## run 1
==> flow/design.v (excerpt) <==
module sample_dsp(
	input         clk_20M,
	input         rst_n,
	input         WR,
	input         RD,
	input         CS0,
	input  [7:0]  DSP_Add,
	input  [15:0] DSP_Data_in,
	output [15:0] DSP_Data_out,
	output        DSP_Data_oe,
	input  [6:0]  chAn,
	input  [6:0]  chBn,
	input  [15:0] data_in,
	input         busy0,
	output [3:0]  LED,
	output        cs0_n,
	output        cs1_n,
	output        convst,
	output        enc_rst
);
Settings: LEC_CHECK=0, ABC_AREA=1, CAP_MARGIN=20, CORE_ASPECT_RATIO=0.5, CORE_MARGIN=2, CORE_UTILIZATION=72, CTS_CLUSTER_DIAMETER=399, CTS_CLUSTER_SIZE=100, HOLD_SLACK_MARGIN=0.29, PLACE_DENSITY=0.39, SETUP_SLACK_MARGIN=0.67, SLEW_MARGIN=20; clock period 2.26 ns.
run.sh (not shown) runs the stock make flow with config.mk's settings and CLKGATE_MAP_FILE=.
Stage in which a tool error killed run 1: 5_1_grt.
What run 2 does differently from run 1 at the input level:
Settings: ABC_AREA no longer set, was 1; CTS_CLUSTER_DIAMETER now 397, was 399; SETUP_SLACK_MARGIN no longer set, was 0.67; HOLD_SLACK_MARGIN no longer set, was 0.29; CORE_ASPECT_RATIO no longer set, was 0.5; CTS_CLUSTER_SIZE no longer set, was 100; the clock period (ns, I/O delays scaled along) now 4.04, was 2.26.
Findings:
Run 2 | status: complete | timing, DRC, antenna: pass
Run 1 did not run to completion, as it errored out during 5_1_grt.
Diff run 1..run 2 | number of port buffers | negligible
Lower post-synthesis cell area goes to run 2 over run 1.
Run 2: and-or/or-and share of the synthesized area higher than run 1
In the tables for run 1 and run 2, die extent in y reads lower with run 1.
Taking run 1 as the reference, in run 2 area of placed instances fell by 8.9%, synthesized cell count went down.
Input changes introduced in run 3 (baseline for comparison: run 2):
Settings: removing PLACE_DENSITY (formerly 0.39); changing CORE_UTILIZATION from 72 to 60; removing CTS_CLUSTER_DIAMETER (formerly 397); changing the clock period (ns, I/O delays scaled along) from 4.04 to 2.36.
==> comparison <==
Count of hold buffers inserted by post-cts repair: run 3 vs run 2 up 1
Run 3: complete, dirty (negative setup slack)
Delta (run 3 minus run 2): starting utilization of the core area now smaller, total power now larger.
Run 2 reports its kind of path behind the tightest hold check as in -> async while run 3 reports in -> reg.
Run 3 vs run 2: required time at the worst-slack endpoint down in run 3
Compared with run 2, in run 3 first-pass GRT wire length moved up, worst setup slack moved down, maximum ir drop on the vdd rail moved up, number of instances in the placed design moved up.
#### Input delta (run 4 over run 3)
Settings: CORE_UTILIZATION changed from 60 to 25; the clock period (ns, I/O delays scaled along) changed from 2.36 to 4.43.
==> results <==
Looking at the reports, run 4 completed the entire flow and the layout it produced met the timing, DRC and antenna checks.
Combined global-route utilization of all metal layers on run 4 is down relative to run 3.
Number of buffers created by CTS, run 4 and run 3: larger value in run 4
Overall chip area sits higher in run 4 than in run 3.
Compared with run 3, tally of clock buffers in the finished layout in run 4 increased by more than 10%.
Start point of the critical path = inst.encoder_0.state[1]: run 3; start point of the critical path = inst.encoder_5.state[1]: run 4
Worst setup margin: run 4 > run 3
Setup changes, run 4 to run 5
Settings: ABC_AREA newly set to 1; SETUP_SLACK_MARGIN newly set to 0.67; PLACE_DENSITY_LB_ADDON newly set to 0.09; CTS_CLUSTER_DIAMETER newly set to 206; CORE_UTILIZATION changed from 25 to 72; the clock period (ns, I/O delays scaled along) changed from 4.43 to 2.32.
Results
Run 5 got as far as 5_1_grt, where a tool error ended the run.
Run 5 ends up with lower worst setup slack after placement than run 4 does.
Changes observed in run 5 relative to run 4: cell area reported after detailed placement rose by 4.2%; synthesized area moved up; synthesized cell count increased 1280; and-or/or-and share of the synthesized area went down 2.7 points.
The count of buffers from port buffering on run 4 is in line with that on run 5.
The floorplan die height of run 5 is lower than that of run 4.
On die size: run 5 sits below run 4.
Power figures rest on the tool's default switching activity, not on a simulated workload.
